==> flow/design.v <==
`timescale 1ns / 1ps
`default_nettype none
module Debounce(
    input wire btn, 
    input wire clk, 
    output reg led
    );
    reg [15:0] counter;  
    wire TC;  
    always @(posedge clk) begin
        if(~btn) begin
            counter <= 0;  
        end
        else begin
            counter <= counter + 1; 
        end
    end
    assign TC = (counter == 65534);  
    always @(posedge clk) begin
        if(~btn) begin
            led <= 0;  
        end
        else if (TC) begin
            led <= 1;  
        end
        else
            led <= led;  
    end
endmodule
`timescale 1ns / 1ps
module edge_generator(input wire clk, input wire rst, input wire signal, output reg out);  
    reg sig_p; 
    always @(posedge clk) begin
        if(rst == 1) begin
            out <= 0;
            sig_p <= 0;
        end else 
        begin
            if((sig_p != signal) && (signal)) begin
                out <= 1; 
            end 
            else out <= 0; 
            sig_p <= signal;
        end
    end
endmodule
`default_nettype none
`timescale 1ns / 1ps
module cla_adder(input wire [3:0] A, input wire [3:0] B, input wire CI, output wire CO, output wire [3:0] SUM);
    wire [3:0] propegated, generated;
    wire [3:0] carries;
    assign carries[0] = CI;
    assign propegated = A ^ B; 
    assign generated = A & B;
    assign carries[1] = generated[0] | (propegated[0] & carries[0]);
    assign carries[2] = generated[1] | (propegated[1] & carries[1]);
    assign carries[3] = generated[2] | (propegated[2] & carries[2]);
    assign CO = generated[3] | (propegated[3] & carries[3]);
    genvar i;
    generate 
        for (i = 0; i < 4; i = i + 1) begin
            FA a(.A(A[i]), .B(B[i]), .CI(carries[i]), .SUM(SUM[i]));
        end
    endgenerate
endmodule 
module FA(input wire A, input wire B, input wire CI, output wire CO, output wire SUM);
    assign CO = (A & B) | (CI & (A ^ B)); 
    assign SUM = A ^ B ^ CI; 
endmodule
`timescale 1ns / 1ps
`default_nettype none
module combo_mult(input wire [3:0] a, input wire [3:0] b, output wire [7:0] res);
    wire [7:0] m [3:0];
    genvar i; 
    generate 
        for(i = 0; i < 4; i = i + 1) begin
            assign m[i] = (a[i] != 0) ? ({{4'b0}, b} << i) : 8'b0;
        end
    endgenerate
    assign res = m[0] + m[1] + m[2] + m[3];
endmodule
`timescale 1ns / 1ps
`default_nettype none
module Calculator(
    input wire [3:0] a, 
    input wire [3:0] b,
    input wire [2:0] op,
    output reg [7:0] out
);
    parameter AND = 3'b000;
    parameter OR = 3'b001;
    parameter NOT = 3'b010;
    parameter XOR = 3'b011;
    parameter ADD = 3'b100;
    parameter SUB = 3'b101;
    parameter MULT = 3'b110;
    parameter DIV = 3'b111; 
    wire adder_co;
    wire [3:0] SUM;
    wire [7:0] PRODUCT;
    wire [3:0] B_adder;
    wire CI;
    assign B_adder = (op == ADD) ? b : 
                     (op == SUB) ? ~b :
                     0; 
    assign CI = (op == SUB) ? 1 : 0; 
    cla_adder ADDER(.A(a),.B(B_adder), .CI(CI), .CO(adder_co), .SUM(SUM));
    combo_mult MULTI(.a(a), .b(b), .res(PRODUCT));
    always @(*) begin
        case(op)
            AND: begin
                out <= {{4{1'b0}}, a&b};
            end
            OR: begin
                out <= {{4{1'b0}}, a|b};
            end
            NOT: begin
                out <= {{4{1'b1}}, ~a};
            end
            XOR: begin
                out <= {{4{1'b0}}, a ^ b};
            end
            ADD: begin
                out <= {{3{1'b0}}, adder_co, SUM};
            end
            SUB: begin
                if (a < b) begin
                    out <= {{4{1'b1}}, SUM};
                end
                else out <= {{4{1'b0}}, SUM};
            end
            MULT: begin
                out <= PRODUCT;
            end
            DIV: begin
                out <= (b == 4'd0) ? 8'hFF : a/b;
            end
        endcase
   end
endmodule 
`timescale 1ns / 1ps
module val_bcd(
    input wire clk,  
    input wire reset, 
    input wire en, 
    input wire [11:0] count, 
    output reg [15:0] BCD,
    output reg rdy
    );
    parameter IDLE = 0; 
    parameter SHIFT = 1;
    parameter ADD = 2;
    reg [11:0] count_p;  
    reg [3:0] shift_idx;  
    reg [1:0] state;  
    reg [15:0] BCD_temp;  
    always @(posedge clk or posedge reset) begin
        if(reset) begin
            BCD <= 0;
            rdy <= 0; 
            shift_idx <= 0; 
            count_p <= 0; 
            state <= IDLE;
        end
        else begin
            case(state)
                IDLE : begin  
                    if(en) begin  
                        BCD <= 0;  
                        count_p <= count;  
                        shift_idx <= 0;  
                        state <= SHIFT;  
                    end 
                    else state <= IDLE;  
                    rdy <= 0;  
                end
                SHIFT : begin  
                    BCD <= {BCD[14:0], count_p[11 - shift_idx]};  
                    shift_idx <= shift_idx + 1;  
                    state <= ADD;  
                    rdy <= 0;  
                end
                ADD : begin  
                    if(shift_idx == 12) begin
                        rdy <= 1;     
                        state <= IDLE;   
                    end
                    else begin  
                        BCD <= {(BCD[15:12] >= 5) ? BCD[15:12] + 4'd3 : BCD[15:12], 
                            (BCD[11:8] >= 5) ? BCD[11:8] + 4'd3 : BCD[11:8],
                            (BCD[7:4] >= 5) ? BCD[7:4] + 4'd3 : BCD[7:4],
                            (BCD[3:0] >= 5) ? BCD[3:0] + 4'd3 : BCD[3:0]}; 
                        state <= SHIFT;  
                        rdy <= 0;  
                    end
                end
            endcase             
        end
    end
endmodule
`timescale 1ns / 1ps
`default_nettype none
module bcd_seg(
    input wire [3:0] BCD, 
    output reg [7:0] s
);
    always @(*) begin
        case(BCD)
            0: s = 8'b0000_0011; 
            1: s = 8'b1001_1111;
            2: s = 8'b0010_0101;
            3: s = 8'b0000_1101;
            4: s = 8'b1001_1001;
            5: s = 8'b0100_1001;
            6: s = 8'b0100_0001;
            7: s = 8'b0001_1111;
            8: s = 8'b0000_0001;
            9: s = 8'b0000_1001;
            10: s = 8'b1111_1101; 
            default s = 8'b1111_1111;
        endcase
end
endmodule
`timescale 1ns / 1ps
`default_nettype none
module op_seg(
    input wire [2:0] OP, 
    output reg [31:0] s
);
    always @(*) begin
        case(OP)
            0: s = 32'b1111_1111_0001_0001_1101_0101_1000_0101;  
            1: s = 32'b1111_1111_1111_1111_0000_0011_1111_0101;  
            2: s = 32'b1111_1111_1101_0101_1100_0101_1110_0001;  
            3: s = 32'b1111_1111_1001_0001_0000_0011_1111_0101;  
            4: s = 32'b1111_1111_0001_0001_1000_0101_1000_0101;  
            5: s = 32'b1111_1111_0100_1001_1100_0111_1100_0001;  
            6: s = 32'b0011_0011_0001_1011_1110_0011_1110_0001;  
            7: s = 32'b1111_1111_1000_0101_1001_1111_1000_0011;  
            default s = 32'b1111_1111_1111_1111_1111_1111_1111_1111;
        endcase
    end
endmodule
`timescale 1ns / 1ps
`default_nettype none
module Multi_Driver(
    input wire clk, 
    input wire rst, 
    input wire [31:0] segValues,
    output reg [3:0] an,
    output reg [7:0] seg
    );
    parameter DELAY = 4095; 
    reg [11:0] count;  
    always @(posedge clk) begin
        if(count < (DELAY / 4)) begin
            an <= 4'b1110;
            seg <= segValues[7:0];
        end
        else if (count < (DELAY / 2)) begin
            an <= 4'b1101;
            seg <= segValues[15:8];
        end
        else if (count < ((3 * DELAY) / 4)) begin
            an <= 4'b1011;
            seg <= segValues[23:16];
        end
        else begin
            an <= 4'b0111;
            seg <= segValues[31:24];
        end
        if (rst) count <= 0;
        else count <= count + 1; 
    end
endmodule
`timescale 1ns / 1ps
`default_nettype none
module Calculator_top(
    input wire [3:0] a, 
    input wire [3:0] b,
    input wire clk, 
    input wire rst, 
    input wire enter, 
    input wire back,
    input wire up, 
    input wire down,
    output wire [3:0] an, 
    output wire [7:0] seg,
    output reg bin_ind
);
    reg [2:0] op; 
    wire [7:0] calculator_result;  
    reg [31:0] display_value;  
    reg convert_value_enable;  
    wire up_d; wire down_d; wire enter_d; wire back_d; wire rst_d;  
    Debounce dd(.btn(down), .clk(clk), .led(down_d));
    Debounce ud(.btn(up), .clk(clk), .led(up_d));
    Debounce ed(.btn(enter), .clk(clk), .led(enter_d));
    Debounce bd(.btn(back), .clk(clk), .led(back_d));
    Debounce rd(.btn(rst), .clk(clk), .led(rst_d)); 
    Calculator calc(.a(a), .b(b), .op(op), .out(calculator_result));
    wire [15:0] BCD_result; 
    reg [11:0] value_to_convert; 
    wire bcd_val_rdy; 
    val_bcd VAL(.clk(clk), .reset(rst_d), .en(convert_value_enable), .count(value_to_convert), .rdy(bcd_val_rdy), .BCD(BCD_result));
    wire [31:0] BCD_seg;
    reg [31:0] BCD_seg_buffer;
    bcd_seg A(.BCD(BCD_result[15:12]),.s(BCD_seg[31:24]));
    bcd_seg B(.BCD(BCD_result[11:8]),.s(BCD_seg[23:16]));
    bcd_seg C(.BCD(BCD_result[7:4]),.s(BCD_seg[15:8]));
    bcd_seg D(.BCD(BCD_result[3:0]),.s(BCD_seg[7:0]));
    wire [31:0] op_seg;
    op_seg OPS(.OP(op), .s(op_seg)); 
    parameter DISP_ZEROS = 32'b0000_0011_0000_0011_0000_0011_0000_0011;
    Multi_Driver md(.segValues(display_value), .clk(clk), .rst(rst_d), .an(an), .seg(seg));
    parameter IDLE = 0;  
    parameter VALUE_SET = 1;
    parameter CONV = 2;  
    parameter RES = 3;  
    parameter OP = 4;  
    reg [1:0] result_neg; 
    reg [2:0] cs;  
    reg [2:0] ns;  
    always @(posedge clk) begin
        if(op < 4) begin  
            value_to_convert <= (1000 * calculator_result[3]) + (100 * calculator_result[2]) + (10 * calculator_result[1]) + (calculator_result[0]);
        end 
        else if(op == 5) begin  
             if(calculator_result[7]) begin  
                 result_neg[0] <= 1; 
                 value_to_convert <= {{8{1'b0}}, ((~calculator_result) + 1) & 4'b1111};  
                 if((((~calculator_result) + 1) & 4'b1111) >= 10) result_neg[1] <= 1;
                 else result_neg[1] <= 0; 
             end
             else value_to_convert <= {{4{1'b0}}, calculator_result}; 
        end 
        else begin
            value_to_convert <= {{4{1'b0}}, calculator_result}; 
        end
        if(rst_d == 1) begin
            op <= 0; 
            convert_value_enable <= 0; 
            ns <= IDLE;
            result_neg <= 0;
            display_value <= DISP_ZEROS;
        end
        else begin
            case (cs)
                IDLE: begin
                    display_value <= DISP_ZEROS; 
                    op <= 0;
                    if(ENTER) begin
                        ns <= CONV;
                    end
                    else if (UP | DOWN) begin
                        ns <= OP;
                        op <= 0; 
                    end
                end
                CONV: begin
                    if(op >= 5) begin
                        bin_ind <= 0; 
                    end else begin
                        bin_ind <= 1; 
                    end
                    display_value <= op_seg; 
                    convert_value_enable <= 1; 
                    if(bcd_val_rdy) begin
                        ns <= RES;
                        convert_value_enable <= 0;
                        if(result_neg[0]) begin  
                            if(result_neg[1]) begin
                                BCD_seg_buffer <= {16'b1111_1111_1111_1101, BCD_seg[15:0]};  
                            end else begin
                                BCD_seg_buffer <= {24'b1111_1111_1111_1111_1111_1101, BCD_seg[7:0]};  
                            end
                            result_neg <= 2'b0; 
                        end else begin
                            BCD_seg_buffer <= BCD_seg;
                        end
                    end
                    else ns <= CONV; 
                end
                RES: begin
                    result_neg <= 2'b0;
                    display_value <= BCD_seg_buffer; 
                    if (BACK) begin
                        ns <= IDLE;
                    end
                    else if (ENTER) begin
                        ns <= CONV;
                    end
                    else if (UP | DOWN) begin
                        ns <= OP;
                        op <= 0;
                    end
                    else ns <= RES;
                end
                OP: begin
                    result_neg <= 2'b0;
                    display_value <= op_seg; 
                    if (ENTER) begin
                        ns <= CONV;
                    end
                    else if(BACK) begin
                        ns <= RES;
                    end else begin
                        ns <= OP; 
                    end
                    if(UP) begin
                        op <= op + 1;
                    end
                    else if(DOWN) begin
                        op <= op - 1;
                    end
                end
            endcase 
        end
    end
    wire DOWN; wire UP; wire BACK; wire ENTER;
    edge_generator de(.clk(clk), .rst(rst_d), .signal(down_d), .out(DOWN));
    edge_generator ue(.clk(clk), .rst(rst_d), .signal(back_d), .out(BACK));
    edge_generator be(.clk(clk), .rst(rst_d), .signal(up_d), .out(UP));
    edge_generator ee(.clk(clk), .rst(rst_d), .signal(enter_d), .out(ENTER));
    always @(negedge clk) begin
        if(rst_d) begin
            cs <= IDLE; 
        end
        else begin
            cs <= ns; 
        end
    end
endmodule
==> flow/run.sh <==
#!/bin/bash
# the make line also repeats each setting of config.mk as NAME=value (left out here)
make -C /OpenROAD-flow-scripts/flow DESIGN_CONFIG=/design/flow/config.mk WORK_HOME=/design/flow/orfs CLKGATE_MAP_FILE= finish
==> flow/config.mk <==
export PLATFORM = sky130hd
export DESIGN_NAME = Calculator_top
export DESIGN_NICKNAME = Calculator_top
export VERILOG_FILES = /design/flow/design.v
export SDC_FILE = /design/flow/constraint.sdc
export NUM_CORES = 4
export LEC_CHECK = 0
export ABC_AREA = 1
export CAP_MARGIN = 20
export CORE_MARGIN = 2
export CORE_UTILIZATION = 68
export SLEW_MARGIN = 20
==> flow/constraint.sdc <==
create_clock -name core_clock -period 9.78 [get_ports {clk}]
set_input_delay 1.9560 -clock core_clock [delete_from_list [all_inputs] [get_ports {clk}]]
set_output_delay 1.9560 -clock core_clock [all_outputs]
set_load 0.01 [all_outputs]
==> metrics.cfg, run 1 <==
[route]
diodes=0
wl_mm=29.2
first_iter_violations=676
vias_per_cell=5.52
drc_errors=0
ant_nets=0
firstDrtPassIters=5
wl_per_cell_um=14.0
vias=11500

[synthesis]
mux_area_frac=0.00428
yosys.area_share.xor_xnor=0.0180
avgSynthCellArea_um2=7.72
synthArstFlopShare=0.137
yosysWarnings=9
top_area_frac=0.282
synth_compound_gate_area_share=0.149
synth_cells=1704
top_cells_by_count=342 x nand2_1, 230 x inv_1, 185 x dfxtp_1
yosysChipArea_um2=13200
fa_ha_area_frac=0.114
netlist_area_um2=13200
ys_cells=1704
largest_area_cell=dfxtp_1
top_cells_by_area=dfxtp_1 28%, ha_1 10%, nand2_1 9.8%
ys_seq_frac=0.412
synthTopLogicFamily=simple AND/OR/NAND/NOR gates
top_cell=nand2_1
synth.cellmix.simpleShare=0.224
ys_seq_elements=248
flop_cell=dfxtp_1
ys_types=56
synth-edff-count=29

[critical_path]
reg2reg_setup_slack_ns=1.83
crit_family=simple AND/OR/NAND/NOR gates
worstSetupEndpointType=flop
path_buffers=8
crit_cells=62
path_common_cell=nand2_1
slowest_stage=ha_1
crit_type=in2reg
crit_fanout=5
max_stage_delay_ns=0.33
crit_path_end=result_neg[1]
r2r_cells=12
r2r-start=cs[2]
worstPathRequired_ns=10.24
rr_endpoint=op_seg[14]
startpoint_type=input pin
timing.critical_path.from=b[0]
cp.arrival_ns=9.63

[clocking]
cts-root-buf=clkbuf_16
cts_max_level=1
clock_path_buffers=3
clk_pin_slew_ns=0.06
numCtsBuffers=26
cts_sinks=248
clk_latency_ns=0.58
cts_tree=built
cts_hold_repair.buffers=0

[timing]
hold_viol=0
setup_viol=0
fin_crit_ns=9.17
report.final.slew_viol_count=0
max_freq_ghz=0.109
skew_ns=0.0633
timing.hold.ws_ns=0.390
fin_crit_sh=0.938
worst_slew_pin_slew_ns=1.01
final.setup.worst_slack_ns=0.611
relSlewSlack=0.329

[power_and_ir_drop]
clockPowerShare=0.265
power-top-group=combinational cells
ir_worst_vdd_mv=0.206
power.share.switching=0.360
seq_power_share=0.349
pg_seq_w=0.00130
p_leak_nw=6.81
p_int_w=0.00238
combPwrFrac=0.387
comb-power_w=0.00144
switchingPower_w=0.00134
pg_clk_w=0.000984
p_per_area_nw_per_um2=245

[global_route]
antenna_found_initial=0
grt_overflow=0
grt_pass1_vias=10700
grt_pass1_wl_mm=48.4
grt_usage=0.287
grt_max_degree=50

[hold_path]
hold_path_class=reg2reg
min-delay-start=de.sig_p
min_path_cells=1
whs_endpoint=de.out

[placement]
hpwl_mm=20.7
pre_cts_slack_ns=-0.616
port_buffers=25
place.gp.congestion=0.899

[floorplanning]
pin_count=27
die_y_um=143
die-area_um2=20500
die_w_um=143
rows=50
fp.coreArea_um2=18800
initial_utilization=0.699

[run]
drv_cap=0
warnings=77

[cells_and_area]
fin_nets=1929
syn2layout_area_growth_pct=15.5

[status]
outcome=no timing/DRC/antenna violations

==> metrics by stage <==
step / cell area (um2) / std cells / power, W / TNS (ns) / util
finish: 15200 / 2081 / 0.00372 / 0 / 0.807
global route: 15200 / 2081 / 0.00399 / -0.167 / 0.807
CTS: 15000 / 2075 / 0.00366 / 0 / 0.797
detailed placement: 14100 / 2025 / 0.00266 / -2.14 / 0.750
global placement: 14100 / 2025 / 0.00261 / -0.651 / 0.750
floorplan: 13200 / 1707 / 0.00224 / 0 / -
==> repair_timing <==
item,CTS,global route
endpoints found under the setup margin,1,5
setup buffers,0,6
pin swaps,0,31
gates resized,2,39
==> final cells by class <==
class / count / area (um2)
clock inverter: 17 / 140
clock buffer: 34 / 742
tap: 260 / 325
inverter: 240 / 901
timing repair buffer: 96 / 792
sequential: 248 / 5430
fill: 1290 / 3630
multi-input combinational: 1186 / 6870
==> metal layers <==
metal	up-vias	GRT usage	wire, um
li1	5836	-	-
met1	5311	0.353	12500
met2	268	0.524	14700
met3	65	0.0352	1180
met4	0	0.0881	761
met5	-	0	0
==> inputs of run 2 (changes only) <==
Settings changed: CAP_MARGIN 20 to 30, CELL_PAD_IN_SITES_GLOBAL_PLACEMENT set to 1, CORE_MARGIN 2 to 7, CORE_UTILIZATION 68 to 24, CTS_CLUSTER_DIAMETER set to 39, CTS_CLUSTER_SIZE set to 59, GPL_ROUTABILITY_DRIVEN set to 1, MIN_ROUTING_LAYER set to met1.
Clock period 9.78 ns to 9.39 ns, I/O delays scaled along.
==> metrics.cfg, run 2 <==
[route]
wl_per_cell_um=12.3  ; was 14.0 um
vias_per_cell=4.37  ; was 5.52
vias=11300  ; was 11500
first_iter_violations=515  ; was 676
ant_nets=0  ; unchanged
drc_errors=0  ; unchanged
wl_mm=31.9  ; was 29.2 mm
routed.top_layer=met4  ; unchanged
firstDrtPassIters=5  ; unchanged
met1_length_mm=15.3  ; was 12.5 mm
diodes=0  ; unchanged
dr_wl_met3_mm=1.15  ; was 1.18 mm
wl_met2_mm=14.6  ; was 14.7 mm

[synthesis]
synthTopLogicFamily=simple AND/OR/NAND/NOR gates  ; unchanged
ys_types=56  ; unchanged
synth.cellmix.simpleShare=0.224  ; unchanged
synth_compound_gate_area_share=0.149  ; unchanged
mux_area_frac=0.00428  ; unchanged
synth-edff-count=29  ; unchanged
ys_cells=1704  ; unchanged
yosysChipArea_um2=13200  ; unchanged
top_cells_by_area=dfxtp_1 28%, ha_1 10%, nand2_1 9.8%  ; unchanged
ys_seq_frac=0.412  ; unchanged
yosys.area_share.xor_xnor=0.0180  ; unchanged
netlist_area_um2=13200  ; unchanged
flop_cell=dfxtp_1  ; unchanged
avgSynthCellArea_um2=7.72  ; unchanged
yosysWarnings=9  ; unchanged
top_cells_by_count=342 x nand2_1, 230 x inv_1, 185 x dfxtp_1  ; unchanged
fa_ha_area_frac=0.114  ; unchanged
top_cell=nand2_1  ; unchanged
synth_cells=1704  ; unchanged
synthArstFlopShare=0.137  ; unchanged
largest_area_cell=dfxtp_1  ; unchanged
ys_seq_elements=248  ; unchanged
top_area_frac=0.282  ; unchanged

[cells_and_area]
seqCellArea_um2=5430  ; unchanged
num-fill-cells=5702  ; was 1290
fin_nets=1977  ; was 1929
final_util=0.312  ; was 0.807
fin_cells=2584  ; was 2081
syn2layout_area_growth_pct=28.1  ; was 15.5%
final_cell_area_um2=16900  ; was 15200 um2
logic_area_um2=6970  ; was 6870 um2

[clocking]
clock_path_buffers=3  ; unchanged
cts_tree=built  ; unchanged
cts_sinks=248  ; unchanged
clk_pin_slew_ns=0.05  ; was 0.06 ns
numCtsBuffers=48  ; was 26
cts-root-buf=clkbuf_16  ; unchanged
cts_max_level=2  ; was 1
clk_latency_ns=0.60  ; was 0.58 ns

[critical_path]
crit_fanout=6  ; was 5
reg2reg_setup_slack_ns=1.82  ; was 1.83 ns
path_buffers=18  ; was 8
worstPathRequired_ns=9.87  ; was 10.24 ns
slowest_stage=clkdlybuf4s50_1  ; was ha_1
crit_path_end=result_neg[1]  ; unchanged
timing.critical_path.from=b[3]  ; was b[0]
crit_cells=61  ; was 62
rr_endpoint=op_seg[5]  ; was op_seg[14]
r2r-start=cs[2]  ; unchanged
crit_family=simple AND/OR/NAND/NOR gates  ; unchanged
worstSetupEndpointType=flop  ; unchanged
max_stage_delay_ns=0.44  ; was 0.33 ns
crit_type=in2reg  ; unchanged
startpoint_type=input pin  ; unchanged
cp.arrival_ns=9.32  ; was 9.63 ns
r2r_cells=13  ; was 12

[power_and_ir_drop]
pg_clk_w=0.00174  ; was 0.000984 W
ir_worst_vdd_mv=0.129  ; was 0.206 mV
clockPowerShare=0.369  ; was 0.265
power-top-group=clock  ; was combinational cells
p_int_w=0.00312  ; was 0.00238 W
seq_power_share=0.286  ; was 0.349
power.share.switching=0.340  ; was 0.360
comb-power_w=0.00163  ; was 0.00144 W
p_per_area_nw_per_um2=280  ; was 245 nW/um2
combPwrFrac=0.345  ; was 0.387
p_leak_nw=7.32  ; was 6.81 nW
pg_seq_w=0.00135  ; was 0.00130 W
switchingPower_w=0.00161  ; was 0.00134 W

[status]
outcome=no timing/DRC/antenna violations  ; unchanged

[run]
warnings=75  ; was 77
drv_cap=0  ; unchanged

[hold_path]
min-delay-start=ee.sig_p  ; was de.sig_p
min_path_cells=1  ; unchanged
whs_endpoint=ee.out  ; was de.out
hold_path_class=reg2reg  ; unchanged

[global_route]
antenna_found_initial=0  ; unchanged
grt_pass1_wl_mm=52.9  ; was 48.4 mm
grt_overflow=0  ; unchanged
grt_max_degree=50  ; unchanged
grt_pass1_vias=10900  ; was 10700
grt_usage=0.103  ; was 0.287

[floorplanning]
rows=85  ; was 50
pin_count=27  ; unchanged
die_w_um=248  ; was 143 um
initial_utilization=0.244  ; was 0.699
die_y_um=248  ; was 143 um
die-area_um2=61600  ; was 20500 um2
fp.coreArea_um2=54000  ; was 18800 um2

[placement]
hpwl_mm=23.3  ; was 20.7 mm
place.gp.congestion=0.795  ; was 0.899
dpl.cell_count=2470  ; was 2025
port_buffers=25  ; unchanged
postPlaceCellArea_um2=14800  ; was 14100 um2

[timing]
relSlewSlack=0.523  ; was 0.329
worst_slew_pin_slew_ns=0.713  ; was 1.01 ns
setup_viol=0  ; unchanged
skew_ns=0.0539  ; was 0.0633 ns
tns_ns=0  ; unchanged
fin_crit_ns=8.83
max_freq_ghz=0.113
fin_crit_sh=0.940  ; was 0.938
report.final.slew_viol_count=0  ; unchanged
hold_viol=0  ; unchanged

==> run 2: cell type report <==
type,instances,area share
repair buffers,122,0.0587
clock buffers,61,0.0790
clock inverters,31,0.0213
flip-flops and latches,248,0.322
multi-input cells,1186,0.414
inverters,240,0.0536
well taps,696,0.0517
==> run 2: stage by stage <==
stage                     hold slack, ns  total power [W]  worst slack (ns)
after CTS                          0.392          0.00473            0.0151
after detailed placement           0.381          0.00286            -0.862
final                              0.387          0.00472             0.559
after global placement             0.379          0.00285            -0.579
after floorplan                    0.373          0.00233            0.0144
after global routing               0.406          0.00507           -0.0388
==> run 2: routing by layer <==
metal	global-route usage	vias up
li1	-	5958
met1	0.134	5132
met2	0.168	148
met3	0.0227	63
met4	0.0370	0
met5	0	-
==> run 2: repair_timing <==
action | in CTS | in global routing
resized | 17 | 38
hold buffers | 0 | 0
pin swaps | 12 | 29
setup buffers | 16 | 7
setup endpoints to repair | 4 | 5
==> inputs of run 3 (changes only) <==
Settings changed: ABC_AREA 1 to not set, CAP_MARGIN 30 to 20, CELL_PAD_IN_SITES_GLOBAL_PLACEMENT 1 to not set, CORE_MARGIN 7 to 2, CORE_UTILIZATION 24 to 32, CTS_CLUSTER_DIAMETER 39 to not set, CTS_CLUSTER_SIZE 59 to not set, GPL_ROUTABILITY_DRIVEN 1 to not set, MIN_ROUTING_LAYER met1 to not set.
Clock period 9.39 ns to 17.4 ns, I/O delays scaled along.
==> metrics.cfg, run 3 <==
[clocking]
cts_sinks=248  ; unchanged
clock_path_buffers=3  ; unchanged
cts_tree=built  ; unchanged
cts-root-buf=clkbuf_16  ; unchanged
numCtsBuffers=27  ; was 48
cts_max_level=1  ; was 2
cts_setup_buffers=0  ; was 16
cts_hold_repair.buffers=0  ; unchanged
cts_resized=0  ; was 17
clk_latency_ns=0.59  ; was 0.60 ns
clk_pin_slew_ns=0.06  ; was 0.05 ns

[cells_and_area]
syn2layout_area_growth_pct=13.2  ; was 28.1%
final_util=0.365  ; was 0.312
fin_nets=1642  ; was 1977
num-fill-cells=4227  ; was 5702

[timing]
tns_ns=0  ; unchanged
setup_viol=0  ; unchanged
hold_viol=0  ; unchanged
skew_ns=0.0589  ; was 0.0539 ns
worst_slew_pin_slew_ns=1.01  ; was 0.713 ns
fin_crit_sh=0.799  ; was 0.940
max_freq_ghz=0.0719
fin_crit_ns=13.90
relSlewSlack=0.324  ; was 0.523
grt_setup_unrepaired=no
report.final.slew_viol_count=0  ; unchanged

[critical_path]
timing.critical_path.from=b[0]  ; was b[3]
worstPathRequired_ns=17.80  ; was 9.87 ns
crit_family=AND-OR/OR-AND gates  ; was simple AND/OR/NAND/NOR gates
path_buffers=4  ; was 18
max_stage_delay_ns=0.75  ; was 0.44 ns
cp.arrival_ns=14.30  ; was 9.32 ns
rr_endpoint=op_seg[17]  ; was op_seg[5]
crit_fanout=10  ; was 6
startpoint_type=input pin  ; unchanged
r2r_cells=11  ; was 13
crit_type=in2reg  ; unchanged
path_common_cell=ha_1
slowest_stage=clkdlybuf4s50_1  ; unchanged
crit_path_end=result_neg[1]  ; unchanged
worstSetupEndpointType=flop  ; unchanged
crit_cells=47  ; was 61
reg2reg_setup_slack_ns=5.55  ; was 1.82 ns
r2r-start=cs[0]  ; was cs[2]

[power_and_ir_drop]
power.share.switching=0.239  ; was 0.340
seq_power_share=0.437  ; was 0.286
pg_seq_w=0.000599  ; was 0.00135 W
ir_worst_vdd_mv=0.0805  ; was 0.129 mV
combPwrFrac=0.110  ; was 0.345
p_per_area_nw_per_um2=90.2  ; was 280 nW/um2
pg_clk_w=0.000622  ; was 0.00174 W
clockPowerShare=0.454  ; was 0.369
power-top-group=clock  ; unchanged
comb-power_w=0.000150  ; was 0.00163 W
p_int_w=0.00104  ; was 0.00312 W
switchingPower_w=0.000328  ; was 0.00161 W
p_leak_nw=6.08  ; was 7.32 nW

[synthesis]
yosysWarnings=9  ; unchanged
yosysChipArea_um2=13400  ; was 13200 um2
yosys.area_share.xor_xnor=0.0535  ; was 0.0180
largest_area_cell=dfxtp_1  ; unchanged
synthArstFlopShare=0.137  ; unchanged
synthTopLogicFamily=simple AND/OR/NAND/NOR gates  ; unchanged
ys_seq_elements=248  ; unchanged
top_cells_by_count=185 x dfxtp_1, 131 x nor2_1, 118 x nand2_1  ; was 342 x nand2_1, 230 x inv_1, 185 x dfxtp_1
mux_area_frac=0.0185  ; was 0.00428
top_cell=dfxtp_1  ; was nand2_1
synth.cellmix.simpleShare=0.193  ; was 0.224
ys_cells=1500  ; was 1704
ys_seq_frac=0.404  ; was 0.412
synth_compound_gate_area_share=0.180  ; was 0.149
top_cells_by_area=dfxtp_1 28%, ha_1 9.8%, edfxtp_1 6.5%  ; was dfxtp_1 28%, ha_1 10%, nand2_1 9.8%
top_area_frac=0.276  ; was 0.282
netlist_area_um2=13400  ; was 13200 um2
synth_cells=1500  ; was 1704
avgSynthCellArea_um2=8.95  ; was 7.72 um2
synth-edff-count=29  ; unchanged
fa_ha_area_frac=0.111  ; was 0.114
flop_cell=dfxtp_1  ; unchanged
ys_types=81  ; was 56

[global_route]
grt_usage=0.132  ; was 0.103
grt_pass1_vias=10100  ; was 10900
grt_max_degree=51  ; was 50
grt_overflow=0  ; unchanged
antenna_found_initial=0  ; unchanged
grt_pass1_wl_mm=49.0  ; was 52.9 mm

[hold_path]
min_path_cells=1  ; unchanged
whs_endpoint=be.out  ; was ee.out
min-delay-start=be.sig_p  ; was ee.sig_p
hold_path_class=reg2reg  ; unchanged

[placement]
port_buffers=25  ; unchanged
hpwl_mm=20.7  ; was 23.3 mm
place.gp.congestion=0.881  ; was 0.795

[route]
diodes=0  ; unchanged
first_iter_violations=750  ; was 515
drc_errors=0  ; unchanged
ant_nets=0  ; unchanged
firstDrtPassIters=5  ; unchanged
met1_length_mm=13.9  ; was 15.3 mm
wl_per_cell_um=13.9  ; was 12.3 um
wl_met2_mm=13.2  ; was 14.6 mm
routed.top_layer=met4  ; unchanged
vias_per_cell=5.03  ; was 4.37
wl_mm=28.9  ; was 31.9 mm
dr_wl_met3_mm=1.29  ; was 1.15 mm
vias=10400  ; was 11300

[run]
drv_cap=0  ; unchanged
warnings=75  ; unchanged

[floorplanning]
rows=75  ; was 85
die-area_um2=43600  ; was 61600 um2
initial_utilization=0.322  ; was 0.244
pin_count=27  ; unchanged
die_y_um=209  ; was 248 um
die_w_um=209  ; was 248 um
fp.coreArea_um2=41700  ; was 54000 um2

[status]
outcome=no timing/DRC/antenna violations  ; unchanged

[run 3: area by class of cell]
type | instances | area [um2] | share of cell area
tap | 539 | 674 | 0.0444
inverter | 81 | 304 | 0.0200
clock buffer | 36 | 801 | 0.0527
multi-input combinational | 1122 | 7490 | 0.493
timing repair buffer | 31 | 295 | 0.0194
clock inverter | 17 | 203 | 0.0133
sequential | 248 | 5430 | 0.357
[run 3: metrics by stage]
| step | hold WS [ns] | instances | total power, W | setup slack [ns] | area, um2 |
|---|---|---|---|---|---|
| 3_3_place_gp | 0.374 | 2022 | 0.000759 | 3.35 | 14200 |
| 6_report | 0.381 | 2074 | 0.00137 | 3.50 | 15200 |
| 2_1_floorplan | 0.367 | 1503 | 0.000729 | 5.10 | 13400 |
| 3_5_place_dp | 0.373 | 2022 | 0.000763 | 2.98 | 14200 |
| 4_1_cts | 0.382 | 2074 | 0.00139 | 3.53 | 15200 |
| 5_1_grt | 0.403 | 2074 | 0.00144 | 2.63 | 15200 |
[run 3: per-layer routing]
| layer | global-route usage | up-vias |
|---|---|---|
| met1 | 0.179 | 4900 |
| met3 | 0.0171 | 38 |
| met2 | 0.223 | 195 |
| met4 | 0.0340 | 0 |
| met5 | 0 | - |
| li1 | - | 5303 |
==> inputs of run 4 (changes only) <==
Settings changed: CORE_UTILIZATION 32 to 40.
Clock period 17.4 ns to 17.8 ns, I/O delays scaled along.
==> metrics.cfg, run 4 <==
[placement]
hpwl_mm=20.7  ; about the same
dpl.cell_count=1930  ; was 2022
port_buffers=25  ; unchanged
place.gp.congestion=0.881  ; about the same

[power_and_ir_drop]
pg_seq_w=0.000585  ; was 0.000599 W
power-top-group=clock  ; unchanged
seq_power_share=0.438  ; was 0.437
switchingPower_w=0.000318  ; was 0.000328 W
clockPowerShare=0.452  ; was 0.454
comb-power_w=0.000148  ; was 0.000150 W
p_int_w=0.00102  ; was 0.00104 W
pg_clk_w=0.000605  ; was 0.000622 W
power.share.switching=0.238  ; was 0.239
ir_worst_vdd_mv=0.0772  ; was 0.0805 mV
p_per_area_nw_per_um2=88.8  ; was 90.2 nW/um2
finalPower_w=0.00134  ; was 0.00137 W
p_leak_nw=6.06  ; was 6.08 nW
combPwrFrac=0.110  ; about the same

[hold_path]
hold_path_class=reg2reg  ; unchanged
min_path_cells=1  ; unchanged
whs_endpoint=be.out  ; unchanged
min-delay-start=be.sig_p  ; unchanged

[clocking]
cts_resized=0  ; unchanged
cts_max_level=1  ; unchanged
cts_setup_buffers=0  ; unchanged
clk_latency_ns=0.58  ; was 0.59 ns
cts_hold_repair.buffers=0  ; unchanged
cts-root-buf=clkbuf_16  ; unchanged
cts_tree=built  ; unchanged
clock_path_buffers=3  ; unchanged
cts_sinks=248  ; unchanged
numCtsBuffers=27  ; unchanged
clk_pin_slew_ns=0.06  ; about the same

[global_route]
grt_overflow=0  ; unchanged
grt_pass1_wl_mm=48.9  ; was 49.0 mm
grt-busiest-layer=met2  ; unchanged
antenna_found_initial=0  ; unchanged
met3_usage=0.0189  ; was 0.0171
grt_usage=0.164  ; was 0.132
grtUsageMet1=0.218  ; was 0.179
grt_max_degree=56  ; was 51
grt_pass1_vias=10100  ; about the same
met2_usage=0.280  ; was 0.223

[floorplanning]
pin_count=27  ; unchanged
die_w_um=187  ; was 209 um
fp.coreArea_um2=33300  ; was 41700 um2
initial_utilization=0.403  ; was 0.322
die_y_um=187  ; was 209 um
rows=67  ; was 75
die-area_um2=35000  ; was 43600 um2

[timing]
report.final.slew_viol_count=0  ; unchanged
relSlewSlack=0.327  ; was 0.324
max_freq_ghz=0.0709
grt_setup_unrepaired=no  ; unchanged
fin_crit_sh=0.793  ; was 0.799
worst_slew_pin_slew_ns=1.01  ; about the same
skew_ns=0.0651  ; was 0.0589 ns
setup_viol=0  ; unchanged
hold_viol=0  ; unchanged
fin_crit_ns=14.11
tns_ns=0  ; unchanged

[route]
vias_per_cell=5.23  ; was 5.03
firstDrtPassIters=5  ; unchanged
first_iter_violations=582  ; was 750
wl_mm=29.0  ; was 28.9 mm
vias=10400  ; about the same
wl_per_cell_um=14.6  ; was 13.9 um
drc_errors=0  ; unchanged
ant_nets=0  ; unchanged
diodes=0  ; unchanged

[synthesis]
largest_area_cell=dfxtp_1  ; unchanged
synth.cellmix.simpleShare=0.193  ; unchanged
synth-edff-count=29  ; unchanged
fa_ha_area_frac=0.111  ; unchanged
top_cells_by_area=dfxtp_1 28%, ha_1 9.8%, edfxtp_1 6.5%  ; unchanged
mux_area_frac=0.0185  ; unchanged
ys_cells=1500  ; unchanged
ys_seq_frac=0.404  ; unchanged
synthArstFlopShare=0.137  ; unchanged
synthTopLogicFamily=simple AND/OR/NAND/NOR gates  ; unchanged
avgSynthCellArea_um2=8.95  ; unchanged
flop_cell=dfxtp_1  ; unchanged
netlist_area_um2=13400  ; unchanged
synth_cells=1500  ; unchanged
yosysChipArea_um2=13400  ; unchanged
yosys.area_share.xor_xnor=0.0535  ; unchanged
synth_compound_gate_area_share=0.180  ; unchanged
top_cells_by_count=185 x dfxtp_1, 131 x nor2_1, 118 x nand2_1  ; unchanged
ys_seq_elements=248  ; unchanged
top_cell=dfxtp_1  ; unchanged
yosysWarnings=9  ; unchanged
ys_types=81  ; unchanged
top_area_frac=0.276  ; unchanged

[critical_path]
crit_path_end=result_neg[1]  ; unchanged
worstSetupEndpointType=flop  ; unchanged
r2r_cells=9  ; was 11
timing.critical_path.from=b[0]  ; unchanged
path_buffers=4  ; unchanged
crit_cells=47  ; unchanged
r2r-start=cs[0]  ; unchanged
path_common_cell=ha_1  ; unchanged
reg2reg_setup_slack_ns=5.73  ; was 5.55 ns
rr_endpoint=op_seg[22]  ; was op_seg[17]
slowest_stage=clkdlybuf4s50_1  ; unchanged
crit_fanout=10  ; unchanged
cp.arrival_ns=14.50  ; was 14.30 ns
worstPathRequired_ns=18.19  ; was 17.80 ns
crit_family=AND-OR/OR-AND gates  ; unchanged
crit_type=in2reg  ; unchanged
max_stage_delay_ns=0.76  ; was 0.75 ns
startpoint_type=input pin  ; unchanged

[run]
drv_cap=0  ; unchanged
warnings=75  ; unchanged

[cells_and_area]
fin_cells=1982  ; was 2074
final_util=0.453  ; was 0.365
fin_nets=1641  ; was 1642
syn2layout_area_growth_pct=12.3  ; was 13.2%

[status]
outcome=no timing/DRC/antenna violations  ; unchanged

[run 4: through the flow]
step                hold slack (ns)  cell area (um2)  setup slack [ns]
finish                        0.381            15100              3.69
global route                  0.405            15100              2.85
CTS                           0.381            15100              3.84
detailed placement            0.372            14100              3.28
global placement              0.372            14100              3.68
floorplan                     0.367            13400              5.42
[run 4: final cells by class]
type                       instances  area (um2)
multi-input combinational       1122        7490
timing repair buffer              30         288
sequential                       248        5430
clock inverter                    16         181
clock buffer                      37         807
inverter                          81         304
fill                            3233       18200
tap                              448         561
[run 4: routing by layer]
layer / share of wire / wire length [um] / vias up
met4: 0.019 / 559 / 0
li1: - / - / 5300
met2: 0.46 / 13500 / 160
met5: 0 / 0 / -
met1: 0.48 / 14000 / 4871
met3: 0.034 / 983 / 41
==> inputs of run 5 (changes only) <==
Settings changed: CAP_MARGIN 20 to 15, CELL_PAD_IN_SITES_DETAIL_PLACEMENT set to 2, CELL_PAD_IN_SITES_GLOBAL_PLACEMENT set to 1, CORE_ASPECT_RATIO set to 1.24, CORE_UTILIZATION 40 to 30, GPL_ROUTABILITY_DRIVEN set to 0, MIN_ROUTING_LAYER set to met1, PLACE_DENSITY_LB_ADDON set to 0.3.
Clock period 17.8 ns to 6.7 ns, I/O delays scaled along.
==> metrics.cfg, run 5 <==
[floorplanning]
initial_utilization=0.303  ; was 0.403
die-area_um2=46500  ; was 35000 um2
die_y_um=240  ; was 187 um
fp.coreArea_um2=44300  ; was 33300 um2
rows=86  ; was 67
pin_count=27  ; unchanged
die_w_um=194  ; was 187 um

[route]
ant_nets=0  ; unchanged
wl_mm=39.5  ; was 29.0 mm
diodes=0  ; unchanged
wl_per_cell_um=17.9  ; was 14.6 um
vias_per_cell=5.16  ; was 5.23
first_iter_violations=380  ; was 582
drc_errors=0  ; unchanged
firstDrtPassIters=4  ; was 5
vias=11400  ; was 10400

[power_and_ir_drop]
p_int_w=0.00275  ; was 0.00102 W
power-top-group=registers  ; was clock
pg_seq_w=0.00156  ; was 0.000585 W
combPwrFrac=0.192  ; was 0.110
pg_clk_w=0.00145  ; was 0.000605 W
switchingPower_w=0.000976  ; was 0.000318 W
power.share.switching=0.262  ; was 0.238
seq_power_share=0.418  ; was 0.438
comb-power_w=0.000714  ; was 0.000148 W
clockPowerShare=0.390  ; was 0.452
p_leak_nw=6.53  ; was 6.06 nW
p_per_area_nw_per_um2=230  ; was 88.8 nW/um2
ir_worst_vdd_mv=0.208  ; was 0.0772 mV

[synthesis]
top_cells_by_count=185 x dfxtp_1, 131 x nor2_1, 118 x nand2_1  ; unchanged
mux_area_frac=0.0185  ; unchanged
top_cell=dfxtp_1  ; unchanged
yosysChipArea_um2=13400  ; unchanged
synth.cellmix.simpleShare=0.193  ; unchanged
synthTopLogicFamily=simple AND/OR/NAND/NOR gates  ; unchanged
synth_cells=1500  ; unchanged
synth_compound_gate_area_share=0.180  ; unchanged
avgSynthCellArea_um2=8.95  ; unchanged
flop_cell=dfxtp_1  ; unchanged
yosys.area_share.xor_xnor=0.0535  ; unchanged
largest_area_cell=dfxtp_1  ; unchanged
ys_seq_elements=248  ; unchanged
ys_types=81  ; unchanged
fa_ha_area_frac=0.111  ; unchanged
ys_cells=1500  ; unchanged
top_area_frac=0.276  ; unchanged
ys_seq_frac=0.404  ; unchanged
synth-edff-count=29  ; unchanged
yosysWarnings=9  ; unchanged
top_cells_by_area=dfxtp_1 28%, ha_1 9.8%, edfxtp_1 6.5%  ; unchanged
synthArstFlopShare=0.137  ; unchanged
netlist_area_um2=13400  ; unchanged

[timing]
hold_viol=0  ; unchanged
final.setup.worst_slack_ns=-1.96  ; was 3.69 ns
grt_setup_unrepaired=yes  ; was no
report.final.slew_viol_count=0  ; unchanged
skew_ns=0.0716  ; was 0.0651 ns
setup_viol=6  ; was 0
worst_slew_pin_slew_ns=0.962  ; was 1.01 ns
relSlewSlack=0.355  ; was 0.327
fin_crit_ns=8.66
max_freq_ghz=0.115
fin_crit_sh=1.29  ; was 0.793

[critical_path]
startpoint_type=input pin  ; unchanged
max_stage_delay_ns=0.37  ; was 0.76 ns
timing.critical_path.from=b[0]  ; unchanged
crit_type=in2reg  ; unchanged
crit_path_end=result_neg[1]  ; unchanged
cp.arrival_ns=9.06  ; was 14.50 ns
r2r-start=cs[1]  ; was cs[0]
worstSetupEndpointType=flop  ; unchanged
worstPathRequired_ns=7.10  ; was 18.19 ns
crit_cells=48  ; was 47
crit_family=AND-OR/OR-AND gates  ; unchanged
rr_endpoint=op_seg[22]  ; unchanged
r2r_cells=8  ; was 9
crit_fanout=5  ; was 10
path_buffers=5  ; was 4
slowest_stage=mux2_4  ; was clkdlybuf4s50_1
reg2reg_setup_slack_ns=0.34  ; was 5.73 ns

[clocking]
cts_max_level=1  ; unchanged
clk_pin_slew_ns=0.06  ; about the same
numCtsBuffers=27  ; unchanged
clock_path_buffers=3  ; unchanged
clk_latency_ns=0.60  ; was 0.58 ns
cts_tree=built  ; unchanged
cts_hold_repair.buffers=0  ; unchanged
cts-root-buf=clkbuf_16  ; unchanged
cts_sinks=248  ; unchanged

[placement]
hpwl_mm=28.4  ; was 20.7 mm
port_buffers=25  ; unchanged
dpl.cell_count=2132  ; was 1930
pre_cts_slack_ns=-3.41  ; was 3.28 ns

[global_route]
grt_pass1_vias=12700  ; was 10100
antenna_found_initial=0  ; unchanged
grt_pass1_wl_mm=65.3  ; was 48.9 mm
grt_usage=0.169  ; was 0.164
grt_overflow=0  ; unchanged
grt_max_degree=45  ; was 56

[status]
outcome=finished with violations  ; was no timing/DRC/antenna violations
violatedChecks=negative setup slack

[cells_and_area]
seqCellArea_um2=5430  ; about the same
syn2layout_area_growth_pct=20.8  ; was 12.3%
num-fill-cells=4942  ; was 3233
fin_cells=2206  ; was 1982
logic_area_um2=7820  ; was 7490 um2
fin_nets=1742  ; was 1641

[hold_path]
hold_path_class=reg2reg  ; unchanged
whs_endpoint=ue.out  ; was be.out
min-delay-start=ue.sig_p  ; was be.sig_p
min_path_cells=1  ; unchanged

[run]
warnings=78  ; was 75
drv_cap=0  ; unchanged

[run 5: layer usage]
metal	up-vias	part of all wire	global-route usage
met5	-	0	0
met1	5744	0.40	0.185
met2	117	0.55	0.339
li1	5476	-	-
met3	53	0.023	0.0161
met4	0	0.025	0.0523
[run 5: final cells by class]
cell class	count	area share
clock buffers	40	0.0497
clock inverters	12	0.00386
inverters	81	0.0196
multi-input cells	1122	0.482
flip-flops and latches	248	0.335
well taps	572	0.0442
repair buffers	131	0.0654
[run 5: through the flow]
| step | instance area (um2) | TNS, ns | utilization | hold WS (ns) | power, W |
|---|---|---|---|---|---|
| 5_1_grt | 16200 | -12.72 | 0.366 | 0.407 | 0.00391 |
| 3_5_place_dp | 15000 | -20.04 | 0.338 | 0.378 | 0.00218 |
| 6_report | 16200 | -9.58 | 0.366 | 0.384 | 0.00372 |
| 2_1_floorplan | 13600 | -13.22 | - | 0.367 | 0.00193 |
| 3_3_place_gp | 15000 | -17.23 | 0.338 | 0.373 | 0.00214 |
| 4_1_cts | 16100 | -9.01 | 0.363 | 0.386 | 0.00374 |
[run 5: what timing repair did]
action | in CTS | in global routing
setup endpoints to repair | 6 | 6
resized | 41 | 12
pin swaps | 28 | 10
setup buffers | 17 | 6
==> inputs of run 6 (changes only) <==
Settings changed: ABC_AREA set to 0, CAP_MARGIN 15 to 0, CELL_PAD_IN_SITES_DETAIL_PLACEMENT 2 to 1, CELL_PAD_IN_SITES_GLOBAL_PLACEMENT 1 to not set, CORE_ASPECT_RATIO 1.24 to not set, CORE_UTILIZATION 30 to 24, CTS_CLUSTER_DIAMETER set to 59, CTS_CLUSTER_SIZE set to 84, GPL_TIMING_DRIVEN set to 0, HOLD_SLACK_MARGIN set to 0.25, MIN_ROUTING_LAYER met1 to met2, PLACE_DENSITY_LB_ADDON 0.3 to not set.
Clock period 6.7 ns to 8.09 ns, I/O delays scaled along.
==> metrics.cfg, run 6 <==
[power_and_ir_drop]
combPwrFrac=0.191  ; was 0.192
pg_seq_w=0.00129  ; was 0.00156 W
seq_power_share=0.449  ; was 0.418
clockPowerShare=0.360  ; was 0.390
ir_worst_vdd_mv=0.116  ; was 0.208 mV
pg_clk_w=0.00103  ; was 0.00145 W
comb-power_w=0.000548  ; was 0.000714 W
power-top-group=registers  ; unchanged
switchingPower_w=0.000818  ; was 0.000976 W
p_per_area_nw_per_um2=178  ; was 230 nW/um2
p_leak_nw=6.26  ; was 6.53 nW
p_int_w=0.00205  ; was 0.00275 W
power.share.switching=0.285  ; was 0.262

[global_route]
grt_pass1_wl_mm=59.9  ; was 65.3 mm
grt_max_degree=35  ; was 45
grt_overflow=0  ; unchanged
grt_pass1_vias=17500  ; was 12700
grt_usage=0.190  ; was 0.169
antenna_found_initial=0  ; unchanged

[timing]
final.setup.worst_slack_ns=-1.33  ; was -1.96 ns
worst_slew_pin_slew_ns=0.942  ; was 0.962 ns
hold_viol=0  ; unchanged
max_freq_ghz=0.106
relSlewSlack=0.370  ; was 0.355
fin_crit_ns=9.42
grt_setup_unrepaired=yes  ; unchanged
fin_crit_sh=1.16  ; was 1.29
timing.hold.ws_ns=0.382  ; was 0.384 ns
skew_ns=0.0726  ; was 0.0716 ns
report.final.slew_viol_count=0  ; unchanged
setup_viol=5  ; was 6

[floorplanning]
die_y_um=240  ; about the same
initial_utilization=0.243  ; was 0.303
die-area_um2=57800  ; was 46500 um2
fp.coreArea_um2=55200  ; was 44300 um2
rows=86  ; unchanged
die_w_um=240  ; was 194 um
pin_count=27  ; unchanged

[clocking]
cts-root-buf=clkbuf_16  ; unchanged
clk_pin_slew_ns=0.10  ; was 0.06 ns
clock_path_buffers=3  ; unchanged
cts_hold_repair.buffers=0  ; unchanged
cts_max_level=1  ; unchanged
cts_sinks=248  ; unchanged
numCtsBuffers=18  ; was 27
cts_tree=built  ; unchanged
clk_latency_ns=0.58  ; was 0.60 ns

[synthesis]
synth_cells=1500  ; unchanged
synth.cellmix.simpleShare=0.193  ; unchanged
synth_compound_gate_area_share=0.180  ; unchanged
ys_seq_frac=0.404  ; unchanged
yosys.area_share.xor_xnor=0.0535  ; unchanged
largest_area_cell=dfxtp_1  ; unchanged
top_cell=dfxtp_1  ; unchanged
fa_ha_area_frac=0.111  ; unchanged
ys_types=81  ; unchanged
yosysChipArea_um2=13400  ; unchanged
top_cells_by_area=dfxtp_1 28%, ha_1 9.8%, edfxtp_1 6.5%  ; unchanged
synthTopLogicFamily=simple AND/OR/NAND/NOR gates  ; unchanged
netlist_area_um2=13400  ; unchanged
yosysWarnings=9  ; unchanged
flop_cell=dfxtp_1  ; unchanged
mux_area_frac=0.0185  ; unchanged
top_area_frac=0.276  ; unchanged
ys_cells=1500  ; unchanged
synth-edff-count=29  ; unchanged
ys_seq_elements=248  ; unchanged
synthArstFlopShare=0.137  ; unchanged
top_cells_by_count=185 x dfxtp_1, 131 x nor2_1, 118 x nand2_1  ; unchanged
avgSynthCellArea_um2=8.95  ; unchanged

[critical_path]
timing.critical_path.from=b[1]  ; was b[0]
r2r_cells=8  ; unchanged
crit_path_end=result_neg[1]  ; unchanged
crit_type=in2reg  ; unchanged
crit_fanout=7  ; was 5
cp.arrival_ns=9.83  ; was 9.06 ns
startpoint_type=input pin  ; unchanged
crit_cells=48  ; unchanged
rr_endpoint=ns[2]  ; was op_seg[22]
r2r-start=cs[0]  ; was cs[1]
worstPathRequired_ns=8.50  ; was 7.10 ns
crit_family=AND-OR/OR-AND gates  ; unchanged
max_stage_delay_ns=0.38  ; was 0.37 ns
path_buffers=5  ; unchanged
path_common_cell=ha_4
reg2reg_setup_slack_ns=1.16  ; was 0.34 ns
slowest_stage=or3_4  ; was mux2_4
worstSetupEndpointType=flop  ; unchanged

[run]
warnings=78  ; unchanged
drv_cap=0  ; unchanged

[cells_and_area]
fin_nets=1732  ; was 1742
final_cell_area_um2=16100  ; was 16200 um2
num-fill-cells=6422  ; was 4942
syn2layout_area_growth_pct=19.9  ; was 20.8%

[placement]
postPlaceCellArea_um2=14800  ; was 15000 um2
port_buffers=25  ; unchanged
hpwl_mm=26.2  ; was 28.4 mm
pre_cts_slack_ns=-4.05  ; was -3.41 ns

[route]
wl_mm=37.5  ; was 39.5 mm
drc_errors=0  ; unchanged
first_iter_violations=2480  ; was 380
wl_per_cell_um=15.9  ; was 17.9 um
firstDrtPassIters=6  ; was 4
ant_nets=0  ; unchanged
vias_per_cell=6.63  ; was 5.16
diodes=0  ; unchanged
vias=15700  ; was 11400

[hold_path]
whs_endpoint=de.out  ; was ue.out
hold_path_class=reg2reg  ; unchanged
min-delay-start=de.sig_p  ; was ue.sig_p
min_path_cells=1  ; unchanged

[status]
outcome=finished with violations  ; unchanged
violatedChecks=negative setup slack  ; unchanged

-- run 6: stage by stage --
stage          TNS, ns  power, W  utilization  instances
4_1_cts          -4.49   0.00280        0.288       2350
3_3_place_gp    -22.93   0.00167        0.268       2276
5_1_grt          -8.20   0.00300        0.292       2364
6_report         -5.82   0.00286        0.292       2364
2_1_floorplan    -6.66   0.00160            -       1503
3_5_place_dp    -25.43   0.00169        0.269       2277
-- run 6: area by class of cell --
class | instances | area (um2) | area share
Clock buffer | 19 | 475 | 0.0295
Multi-Input combinational cell | 1122 | 7850 | 0.488
Clock inverter | 16 | 193 | 0.0120
Inverter | 81 | 319 | 0.0198
Buffer | 50 | 200 | 0.0124
Sequential cell | 248 | 5430 | 0.337
Timing Repair Buffer | 80 | 698 | 0.0434
Tap cell | 748 | 936 | 0.0581
-- run 6: routing by layer --
layer | wire length (um) | GRT usage | vias up | share of wire
li1 | - | - | 5421 | -
met4 | 2630 | 0.0318 | 10 | 0.070
met1 | 0 | - | 5488 | 0
met2 | 20100 | 0.242 | 4293 | 0.54
met3 | 14500 | 0.237 | 457 | 0.39
met5 | 272 | 0.0511 | - | 0.0073
-- run 6: repair_timing --
| item | CTS | global route |
|---|---|---|
| gates resized | 43 | 18 |
| pin swaps | 28 | 13 |
| buffers inserted | 40 | 14 |
| setup endpoints to repair | 11 | 6 |
| hold endpoints to repair | 0 | 0 |
==> inputs of run 7 (changes only) <==
Settings changed: ABC_AREA 0 to not set, CAP_MARGIN 0 to 20, CELL_PAD_IN_SITES_DETAIL_PLACEMENT 1 to not set, CORE_UTILIZATION 24 to 58, CTS_CLUSTER_DIAMETER 59 to not set, CTS_CLUSTER_SIZE 84 to 72, GPL_ROUTABILITY_DRIVEN 0 to not set, GPL_TIMING_DRIVEN 0 to not set, HOLD_SLACK_MARGIN 0.25 to -0.1, MIN_ROUTING_LAYER met2 to not set, SETUP_SLACK_MARGIN set to -0.62, TNS_END_PERCENT set to 5.
Clock period 8.09 ns to 10.9 ns, I/O delays scaled along.
==> metrics.cfg, run 7 <==
[synthesis]
fa_ha_area_frac=0.111  ; unchanged
synth.cellmix.simpleShare=0.193  ; unchanged
yosysChipArea_um2=13400  ; unchanged
top_area_frac=0.276  ; unchanged
mux_area_frac=0.0185  ; unchanged
ys_seq_elements=248  ; unchanged
synth-edff-count=29  ; unchanged
top_cells_by_count=185 x dfxtp_1, 131 x nor2_1, 118 x nand2_1  ; unchanged
yosysWarnings=9  ; unchanged
ys_cells=1500  ; unchanged
ys_seq_frac=0.404  ; unchanged
synthArstFlopShare=0.137  ; unchanged
synth_cells=1500  ; unchanged
ys_types=81  ; unchanged
yosys.area_share.xor_xnor=0.0535  ; unchanged
top_cell=dfxtp_1  ; unchanged
netlist_area_um2=13400  ; unchanged
flop_cell=dfxtp_1  ; unchanged
synthTopLogicFamily=simple AND/OR/NAND/NOR gates  ; unchanged
avgSynthCellArea_um2=8.95  ; unchanged
synth_compound_gate_area_share=0.180  ; unchanged
top_cells_by_area=dfxtp_1 28%, ha_1 9.8%, edfxtp_1 6.5%  ; unchanged
largest_area_cell=dfxtp_1  ; unchanged

[clocking]
cts-root-buf=clkbuf_16  ; unchanged
cts_sinks=248  ; unchanged
numCtsBuffers=28  ; was 18
cts_hold_repair.buffers=0  ; unchanged
clock_path_buffers=3  ; unchanged
cts_tree=built  ; unchanged
clk_latency_ns=0.58  ; about the same
clk_pin_slew_ns=0.06  ; was 0.10 ns
cts_max_level=1  ; unchanged

[critical_path]
crit_family=AND-OR/OR-AND gates  ; unchanged
max_stage_delay_ns=0.49  ; was 0.38 ns
timing.critical_path.from=b[0]  ; was b[1]
startpoint_type=input pin  ; unchanged
path_common_cell=ha_1  ; was ha_4
crit_path_end=result_neg[1]  ; unchanged
rr_endpoint=op_seg[22]  ; was ns[2]
worstPathRequired_ns=11.30  ; was 8.50 ns
crit_cells=47  ; was 48
slowest_stage=or3_2  ; was or3_4
worstSetupEndpointType=flop  ; unchanged
crit_type=in2reg  ; unchanged
cp.arrival_ns=11.07  ; was 9.83 ns
reg2reg_setup_slack_ns=2.34  ; was 1.16 ns
r2r_cells=9  ; was 8
crit_fanout=5  ; was 7
path_buffers=3  ; was 5
r2r-start=cs[0]  ; unchanged

[global_route]
grt_max_degree=51  ; was 35
grt_pass1_vias=10100  ; was 17500
grt_overflow=0  ; unchanged
antenna_found_initial=0  ; unchanged
grt_usage=0.240  ; was 0.190
grt_pass1_wl_mm=48.4  ; was 59.9 mm

[power_and_ir_drop]
clockPowerShare=0.449  ; was 0.360
power.share.switching=0.239  ; was 0.285
combPwrFrac=0.128  ; was 0.191
seq_power_share=0.423  ; was 0.449
comb-power_w=0.000289  ; was 0.000548 W
p_int_w=0.00172  ; was 0.00205 W
pg_clk_w=0.00102  ; was 0.00103 W
power-top-group=clock  ; was registers
p_leak_nw=6.32  ; was 6.26 nW
switchingPower_w=0.000541  ; was 0.000818 W
finalPower_w=0.00226  ; was 0.00286 W
p_per_area_nw_per_um2=148  ; was 178 nW/um2
ir_worst_vdd_mv=0.169  ; was 0.116 mV
pg_seq_w=0.000956  ; was 0.00129 W

[run]
drv_cap=0  ; unchanged
warnings=77  ; was 78

[floorplanning]
initial_utilization=0.591  ; was 0.243
fp.coreArea_um2=22700  ; was 55200 um2
die_y_um=156  ; was 240 um
die_w_um=156  ; was 240 um
pin_count=27  ; unchanged
rows=55  ; was 86
die-area_um2=24400  ; was 57800 um2

[timing]
worst_slew_pin_slew_ns=1.01  ; was 0.942 ns
max_freq_ghz=0.0937
setup_viol=0  ; was 5
report.final.slew_viol_count=0  ; unchanged
skew_ns=0.0643  ; was 0.0726 ns
hold_viol=0  ; unchanged
relSlewSlack=0.323  ; was 0.370
fin_crit_sh=0.979  ; was 1.16
fin_crit_ns=10.67

[route]
wl_mm=28.7  ; was 37.5 mm
wl_met2_mm=13.8  ; was 20.1 mm
ant_nets=0  ; unchanged
vias=10700  ; was 15700
first_iter_violations=715  ; was 2480
met1_length_mm=13.3  ; was 0 um
drc_errors=0  ; unchanged
diodes=0  ; unchanged
routed.top_layer=met4  ; was met5
dr_wl_met3_mm=1.02  ; was 14.5 mm
vias_per_cell=5.71  ; was 6.63
firstDrtPassIters=5  ; was 6
wl_per_cell_um=15.4  ; was 15.9 um

[cells_and_area]
final_cell_area_um2=15300  ; was 16100 um2
syn2layout_area_growth_pct=13.7  ; was 19.9%
final_util=0.672  ; was 0.292
fin_nets=1688  ; was 1732

[placement]
place.gp.congestion=0.892
hpwl_mm=20.4  ; was 26.2 mm
port_buffers=25  ; unchanged
postPlaceCellArea_um2=14200  ; was 14800 um2

[hold_path]
min_path_cells=1  ; unchanged
hold_path_class=reg2reg  ; unchanged
min-delay-start=ee.sig_p  ; was de.sig_p
whs_endpoint=ee.out  ; was de.out

[status]
outcome=no timing/DRC/antenna violations  ; was finished with violations

run 7: cell type report:
type	count	area [um2]
Multi-Input combinational cell	1122	7500
Tap cell	285	357
Fill cell	1871	7450
Clock buffer	30	728
Timing Repair Buffer	76	641
Inverter	81	304
Clock inverter	25	297
Sequential cell	248	5430
run 7: routing by layer:
layer | vias to the layer above | global-route usage
met4 | 0 | 0.0664
met3 | 47 | 0.0281
met1 | 4994 | 0.317
met2 | 215 | 0.416
met5 | - | 0
li1 | 5400 | -
run 7: stage by stage:
stage	setup slack (ns)	setup TNS, ns	hold slack, ns	instances
final	0.226	0	0.379	1867
after global placement	-0.0895	-0.0895	0.373	1812
after CTS	0.0697	0	0.383	1867
after global routing	-0.572	-1.44	0.400	1867
after detailed placement	-0.455	-0.955	0.375	1813
after floorplan	-0.101	-0.101	0.367	1503
run 7: timing repair:
item / in CTS / in global routing
resized: 0 / 2
setup buffers: 0 / 0
endpoints found under the setup margin: 0 / 1
==> inputs of run 8 (changes only) <==
Settings changed: CAP_MARGIN 20 to 35, CORE_UTILIZATION 58 to 72, CTS_CLUSTER_SIZE 72 to 23, GPL_ROUTABILITY_DRIVEN set to 1, HOLD_SLACK_MARGIN -0.1 to not set, MIN_ROUTING_LAYER set to met1, PLACE_DENSITY_LB_ADDON set to 0.0, SETUP_SLACK_MARGIN -0.62 to 0.06, TNS_END_PERCENT 5 to not set.
Clock period 10.9 ns to 8.87 ns, I/O delays scaled along.
==> metrics.cfg, run 8 <==
[clocking]
cts-root-buf=clkbuf_16  ; unchanged
numCtsBuffers=27  ; was 28
cts_tree=built  ; unchanged
clk_latency_ns=0.60  ; was 0.58 ns
clk_pin_slew_ns=0.07  ; was 0.06 ns
clock_path_buffers=3  ; unchanged
cts_sinks=248  ; unchanged
cts_hold_repair.buffers=0  ; unchanged
cts_max_level=1  ; unchanged

[critical_path]
worstSetupEndpointType=flop  ; unchanged
max_stage_delay_ns=0.41  ; was 0.49 ns
slowest_stage=or3_4  ; was or3_2
crit_family=AND-OR/OR-AND gates  ; unchanged
r2r-start=cs[1]  ; was cs[0]
worstPathRequired_ns=9.28  ; was 11.30 ns
timing.critical_path.from=b[0]  ; unchanged
reg2reg_setup_slack_ns=1.63  ; was 2.34 ns
crit_path_end=result_neg[1]  ; unchanged
r2r_cells=8  ; was 9
startpoint_type=input pin  ; unchanged
crit_type=in2reg  ; unchanged
crit_fanout=5  ; unchanged
rr_endpoint=op_seg[22]  ; unchanged
cp.arrival_ns=10.37  ; was 11.07 ns
path_buffers=4  ; was 3
crit_cells=49  ; was 47

[placement]
place.gp.congestion=0.890  ; was 0.892
hpwl_mm=21.0  ; was 20.4 mm
port_buffers=25  ; unchanged

[timing]
max_freq_ghz=0.100
tns_ns=-4.62  ; was 0 ns
hold_viol=0  ; unchanged
timing.hold.ws_ns=0.396  ; was 0.379 ns
grt_setup_unrepaired=yes
fin_crit_sh=1.12  ; was 0.979
relSlewSlack=0.473  ; was 0.323
report.final.slew_viol_count=0  ; unchanged
fin_crit_ns=9.96
worst_slew_pin_slew_ns=0.788  ; was 1.01 ns
setup_viol=5  ; was 0
final.setup.worst_slack_ns=-1.09  ; was 0.226 ns
skew_ns=0.0569  ; was 0.0643 ns

[synthesis]
mux_area_frac=0.0185  ; unchanged
yosys.area_share.xor_xnor=0.0535  ; unchanged
ys_seq_frac=0.404  ; unchanged
synthArstFlopShare=0.137  ; unchanged
ys_cells=1500  ; unchanged
synthTopLogicFamily=simple AND/OR/NAND/NOR gates  ; unchanged
synth.cellmix.simpleShare=0.193  ; unchanged
top_area_frac=0.276  ; unchanged
flop_cell=dfxtp_1  ; unchanged
avgSynthCellArea_um2=8.95  ; unchanged
synth_cells=1500  ; unchanged
yosysChipArea_um2=13400  ; unchanged
synth_compound_gate_area_share=0.180  ; unchanged
yosysWarnings=9  ; unchanged
fa_ha_area_frac=0.111  ; unchanged
largest_area_cell=dfxtp_1  ; unchanged
top_cell=dfxtp_1  ; unchanged
top_cells_by_area=dfxtp_1 28%, ha_1 9.8%, edfxtp_1 6.5%  ; unchanged
top_cells_by_count=185 x dfxtp_1, 131 x nor2_1, 118 x nand2_1  ; unchanged
ys_types=81  ; unchanged
synth-edff-count=29  ; unchanged
ys_seq_elements=248  ; unchanged
netlist_area_um2=13400  ; unchanged

[floorplanning]
die-area_um2=19700  ; was 24400 um2
die_y_um=141  ; was 156 um
fp.coreArea_um2=18100  ; was 22700 um2
pin_count=27  ; unchanged
rows=49  ; was 55
die_w_um=141  ; was 156 um
initial_utilization=0.740  ; was 0.591

[power_and_ir_drop]
clockPowerShare=0.417  ; was 0.449
p_int_w=0.00226  ; was 0.00172 W
comb-power_w=0.000604  ; was 0.000289 W
pg_seq_w=0.00118  ; was 0.000956 W
ir_worst_vdd_mv=0.183  ; was 0.169 mV
combPwrFrac=0.198  ; was 0.128
pg_clk_w=0.00127  ; was 0.00102 W
power-top-group=clock  ; unchanged
p_per_area_nw_per_um2=191  ; was 148 nW/um2
p_leak_nw=6.66  ; was 6.32 nW
power.share.switching=0.261  ; was 0.239
finalPower_w=0.00305  ; was 0.00226 W
switchingPower_w=0.000796  ; was 0.000541 W
seq_power_share=0.385  ; was 0.423

[cells_and_area]
syn2layout_area_growth_pct=19.1  ; was 13.7%
fin_nets=1750  ; was 1688
num-fill-cells=908  ; was 1871

[route]
vias_per_cell=6.37  ; was 5.71
diodes=0  ; unchanged
wl_mm=35.0  ; was 28.7 mm
firstDrtPassIters=5  ; unchanged
drc_errors=0  ; unchanged
vias=11900  ; was 10700
ant_nets=0  ; unchanged
first_iter_violations=1079  ; was 715
wl_per_cell_um=18.7  ; was 15.4 um

[hold_path]
min_path_cells=1  ; unchanged
hold_path_class=reg2reg  ; unchanged
min-delay-start=be.sig_p  ; was ee.sig_p
whs_endpoint=be.out  ; was ee.out

[global_route]
grt_usage=0.334  ; was 0.240
grt_pass1_vias=11800  ; was 10100
antenna_found_initial=0  ; unchanged
grt_pass1_wl_mm=55.0  ; was 48.4 mm
grt_max_degree=36  ; was 51
grt_overflow=0  ; unchanged

[run]
drv_cap=0  ; unchanged
warnings=78  ; was 77

[status]
outcome=finished with violations  ; was no timing/DRC/antenna violations
violatedChecks=negative setup slack

==> run 8: routing by layer <==
layer	up-vias	part of all wire	GRT usage
met4	0	0.053	0.153
met3	176	0.058	0.0482
met2	550	0.50	0.597
li1	5524	-	-
met1	5673	0.39	0.400
met5	-	0	0
==> run 8: cell type report <==
class,count,area (um2),share of cell area
repair buffers,139,1120,0.0703
flip-flops and latches,248,5430,0.340
clock buffers,34,773,0.0484
inverters,81,315,0.0197
multi-input cells,1122,7790,0.488
clock inverters,19,256,0.0161
well taps,229,287,0.0179
==> run 8: timing repair <==
action,in CTS,in global routing
pin swaps,32,25
endpoints found under the setup margin,5,5
resized,27,16
gates cloned,0,0
buffers inserted,26,14
==> run 8: metrics by stage <==
stage,setup slack (ns),util,instances,area [um2]
after global routing,-1.39,0.880,1872,16000
after floorplan,-0.995,-,1503,13600
after global placement,-1.30,0.799,1780,14500
after CTS,-0.361,0.871,1859,15800
final,-1.09,0.880,1872,16000
after detailed placement,-1.68,0.800,1781,14500
No activity file was given, so power comes from the tool's default toggle rates.
